==> job 6149 <==
==> flow/design.v (excerpt) <==
module mp2 #(
    parameter CLK_FREQ = 12000000,
    parameter INTERVAL = CLK_FREQ / 360
)(
    input logic clk,
    input logic rst,
    output logic RGB_R,
    output logic RGB_G,
    output logic RGB_B
);
export LEC_CHECK = 0
export CAP_MARGIN = 15
export CELL_PAD_IN_SITES_DETAIL_PLACEMENT = 0
export CELL_PAD_IN_SITES_GLOBAL_PLACEMENT = 1
export CORE_MARGIN = 6
export CORE_UTILIZATION = 40
export CTS_CLUSTER_DIAMETER = 72
export GPL_ROUTABILITY_DRIVEN = 1
export GPL_TIMING_DRIVEN = 1
export HOLD_SLACK_MARGIN = 0.24
export MIN_ROUTING_LAYER = met2
export PLACE_DENSITY_LB_ADDON = 0.24
export SLEW_MARGIN = 20
export TNS_END_PERCENT = 40
create_clock -name core_clock -period 30.0 [get_ports {clk}]
run.sh (not shown) runs the stock make flow with config.mk's settings and CLKGATE_MAP_FILE=.
==> job 9893: changes against job 6149 <==
CAP_MARGIN = 20   (was 15)
CELL_PAD_IN_SITES_DETAIL_PLACEMENT = default   (was 0)
CELL_PAD_IN_SITES_GLOBAL_PLACEMENT = default   (was 1)
CORE_MARGIN = 2   (was 6)
CORE_UTILIZATION = 70   (was 40)
CTS_CLUSTER_DIAMETER = 221   (was 72)
GPL_ROUTABILITY_DRIVEN = default   (was 1)
GPL_TIMING_DRIVEN = default   (was 1)
HOLD_SLACK_MARGIN = default   (was 0.24)
MIN_ROUTING_LAYER = default   (was met2)
PLACE_DENSITY_LB_ADDON = default   (was 0.24)
TNS_END_PERCENT = default   (was 40)
==> flow/constraint.sdc (replaced) <==
create_clock -name core_clock -period 13.7 [get_ports {clk}]
set_input_delay 2.7400 -clock core_clock [delete_from_list [all_inputs] [get_ports {clk}]]
set_output_delay 2.7400 -clock core_clock [all_outputs]
set_load 0.01 [all_outputs]
==> job 6688: changes against job 6149 <==
CAP_MARGIN = 20   (was 15)
CELL_PAD_IN_SITES_DETAIL_PLACEMENT = default   (was 0)
CELL_PAD_IN_SITES_GLOBAL_PLACEMENT = default   (was 1)
CORE_MARGIN = 2   (was 6)
CORE_UTILIZATION = 72   (was 40)
CTS_CLUSTER_DIAMETER = 397   (was 72)
GPL_ROUTABILITY_DRIVEN = default   (was 1)
GPL_TIMING_DRIVEN = default   (was 1)
HOLD_SLACK_MARGIN = default   (was 0.24)
MIN_ROUTING_LAYER = default   (was met2)
PLACE_DENSITY = 0.42   (was default)
PLACE_DENSITY_LB_ADDON = default   (was 0.24)
TNS_END_PERCENT = default   (was 40)
==> flow/constraint.sdc (replaced) <==
create_clock -name core_clock -period 12.8 [get_ports {clk}]
set_input_delay 2.5600 -clock core_clock [delete_from_list [all_inputs] [get_ports {clk}]]
set_output_delay 2.5600 -clock core_clock [all_outputs]
set_load 0.01 [all_outputs]
==> results <==
Job 6149 produced a clean layout. Job 9893 died in 5_1_grt. Job 6688 did not get past 4_1_cts with DPL-0038. Die size, lowest first: job 6688, job 9893, job 6149. In synthesized cell count, job 6149 and job 6688 do not differ. Area after synthesis is the same in job 6688 and job 9893.

========
==> inputs of run Y <==
==> flow/design.v <==
module mp2 #(
    parameter CLK_FREQ = 12000000,
    parameter INTERVAL = CLK_FREQ / 360
)(
    input logic clk,
    input logic rst,
    output logic RGB_R,
    output logic RGB_G,
    output logic RGB_B
);
    logic [31:0] counter;
    logic [8:0] hue;
    logic [7:0] pwm_r, pwm_g, pwm_b;
    logic [7:0] pwm_counter;
    always_ff @(posedge clk) begin
        if (rst) begin
            counter <= 0;
            hue <= 0;
        end
        else if (counter >= INTERVAL)
        begin
            counter <= 0;
            hue <= (hue >= 359) ? 0 : hue + 1;
        end
        else
        begin
            counter <= counter + 1;
        end
    end
    always_comb begin
        pwm_r = (hue < 60) ? 255 :
                (hue < 120) ? (255 * (120 - hue) / 60) :
                (hue < 180) ? 0 :
                (hue < 240) ? 0 :
                (hue < 300) ? (255 * (hue - 240) / 60) :
                255;
        pwm_g = (hue < 60) ? (255 * (hue - 0) / 60) :
                (hue < 180) ? 255 :
                (hue < 240) ? (255 * (240 - hue) / 60) :
                0;
        pwm_b = (hue < 120) ? 0 :
                (hue < 180) ? (255 * (hue - 120) / 60) :
                (hue < 300) ? 255 :
                (hue < 360) ? (255 * (360 - hue) / 60) :
                0;
    end
    always_ff @(posedge clk) begin
        if (rst) pwm_counter <= 0;
        else pwm_counter <= pwm_counter + 1;
    end
    assign {RGB_R, RGB_G, RGB_B} = {pwm_counter < pwm_r, pwm_counter < pwm_g, pwm_counter < pwm_b};
endmodule
==> flow/run.sh <==
#!/bin/bash
# the make line also repeats each setting of config.mk as NAME=value (left out here)
make -C /OpenROAD-flow-scripts/flow DESIGN_CONFIG=/design/flow/config.mk WORK_HOME=/design/flow/orfs CLKGATE_MAP_FILE= finish
==> flow/config.mk <==
export PLATFORM = sky130hd
export DESIGN_NAME = mp2
export DESIGN_NICKNAME = mp2
export VERILOG_FILES = /design/flow/design.v
export SDC_FILE = /design/flow/constraint.sdc
export NUM_CORES = 4
export LEC_CHECK = 0
export ABC_AREA = 0
export CAP_MARGIN = 20
export CORE_ASPECT_RATIO = 1.88
export CORE_MARGIN = 8
export CORE_UTILIZATION = 46
export CTS_CLUSTER_DIAMETER = 385
export CTS_CLUSTER_SIZE = 98
export PLACE_DENSITY = 0.78
export SETUP_SLACK_MARGIN = -0.58
export SLEW_MARGIN = 20
export TNS_END_PERCENT = 5
==> flow/constraint.sdc <==
create_clock -name core_clock -period 30.0 [get_ports {clk}]
set_input_delay 6.0000 -clock core_clock [delete_from_list [all_inputs] [get_ports {clk}]]
set_output_delay 6.0000 -clock core_clock [all_outputs]
set_load 0.01 [all_outputs]
==> inputs of run E, as changes to run Y <==
Settings changed: ABC_AREA 0 to default, CORE_ASPECT_RATIO 1.88 to default, CORE_MARGIN 8 to 2, CORE_UTILIZATION 46 to 65, CTS_CLUSTER_DIAMETER 385 to default, CTS_CLUSTER_SIZE 98 to 80, PLACE_DENSITY 0.78 to default, SETUP_SLACK_MARGIN -0.58 to 3.55.
==> flow/constraint.sdc (replaced) <==
create_clock -name core_clock -period 13.8 [get_ports {clk}]
set_input_delay 2.7600 -clock core_clock [delete_from_list [all_inputs] [get_ports {clk}]]
set_output_delay 2.7600 -clock core_clock [all_outputs]
set_load 0.01 [all_outputs]
==> inputs of run M, as changes to run Y <==
Settings changed: ABC_AREA 0 to default, CAP_MARGIN 20 to 15, CELL_PAD_IN_SITES_DETAIL_PLACEMENT from default to 2, CORE_ASPECT_RATIO 1.88 to default, CORE_MARGIN 8 to 2, CORE_UTILIZATION 46 to 40, CTS_CLUSTER_DIAMETER 385 to default, CTS_CLUSTER_SIZE 98 to default, GPL_ROUTABILITY_DRIVEN from default to 0, PLACE_DENSITY 0.78 to default, SETUP_SLACK_MARGIN -0.58 to default, TNS_END_PERCENT 5 to default.
==> impl_results.rst <==
Metrics
=======

.. list-table::
   :header-rows: 1

   * - Metric
     - Value
   * - Logic share of the area
     - 80.91%
   * - Startpoint of the worst setup timing path
     - hue[3]
   * - Post-CTS setup buffer count
     - 0
   * - Fillers
     - around 5,000
   * - Std cell rows
     - 77
   * - Number of antenna violations at the first check in global routing
     - 1
   * - Longest individual stage delay on the worst path
     - roughly 950 ps
   * - Number of buffers and inverters on the critical path
     - 7
   * - Peak clock frequency supported by timing
     - 43.42 MHz
   * - RR Endpoint
     - hue[6]
   * - Core box area
     - 44,410 um^2
   * - Result of the run
     - finished clean
   * - Utilization of the core after routing
     - a little over two fifths
   * - Relative contribution of sequential cells to total power
     - 5.0%
   * - Met3 Routed Length
     - 4784 um
   * - Required time of the critical path
     - between 20,000 and 25,000 ps
   * - Sequential cell area
     - 980.9 um^2
(the above is from run M)
==> impl_results.rst <==
Metrics
=======

.. list-table::
   :header-rows: 1

   * - Metric
     - Value
   * - RR Endpoint
     - hue[6]
   * - Worst path setup slack after routing
     - -1049 ps
   * - Logic share of the area
     - 68.64%
   * - List of failed layout checks
     - negative setup slack
   * - Result of the run
     - complete, but fails checks
   * - Number of buffers and inverters on the critical path
     - 11
   * - Longest individual stage delay on the worst path
     - 600 ps
   * - Sequential cell area
     - 1006 um^2
   * - Peak clock frequency supported by timing
     - 67.34 MHz
   * - Met3 Routed Length
     - ~9500 um
   * - Core box area
     - 27,550 um^2
   * - Std cell rows
     - 61
   * - Final setup violation count
     - 3
   * - Utilization of the core after routing
     - 89.16%
(the above is from run E)
==> impl_results.rst <==
Metrics
=======

.. list-table::
   :header-rows: 1

   * - Metric
     - Value
   * - Result of the run
     - finished clean
   * - RR Endpoint
     - hue[8]
   * - Fillers
     - 3,676
   * - Number of antenna violations at the first check in global routing
     - 1
   * - Logic share of the area
     - between 80% and 90%
   * - Relative contribution of sequential cells to total power
     - 5.8%
   * - Longest individual stage delay on the worst path
     - 720 ps
   * - Peak clock frequency supported by timing
     - approximately 46 MHz
(the above is from run Y)
Power is estimated from default activity; no workload was simulated.
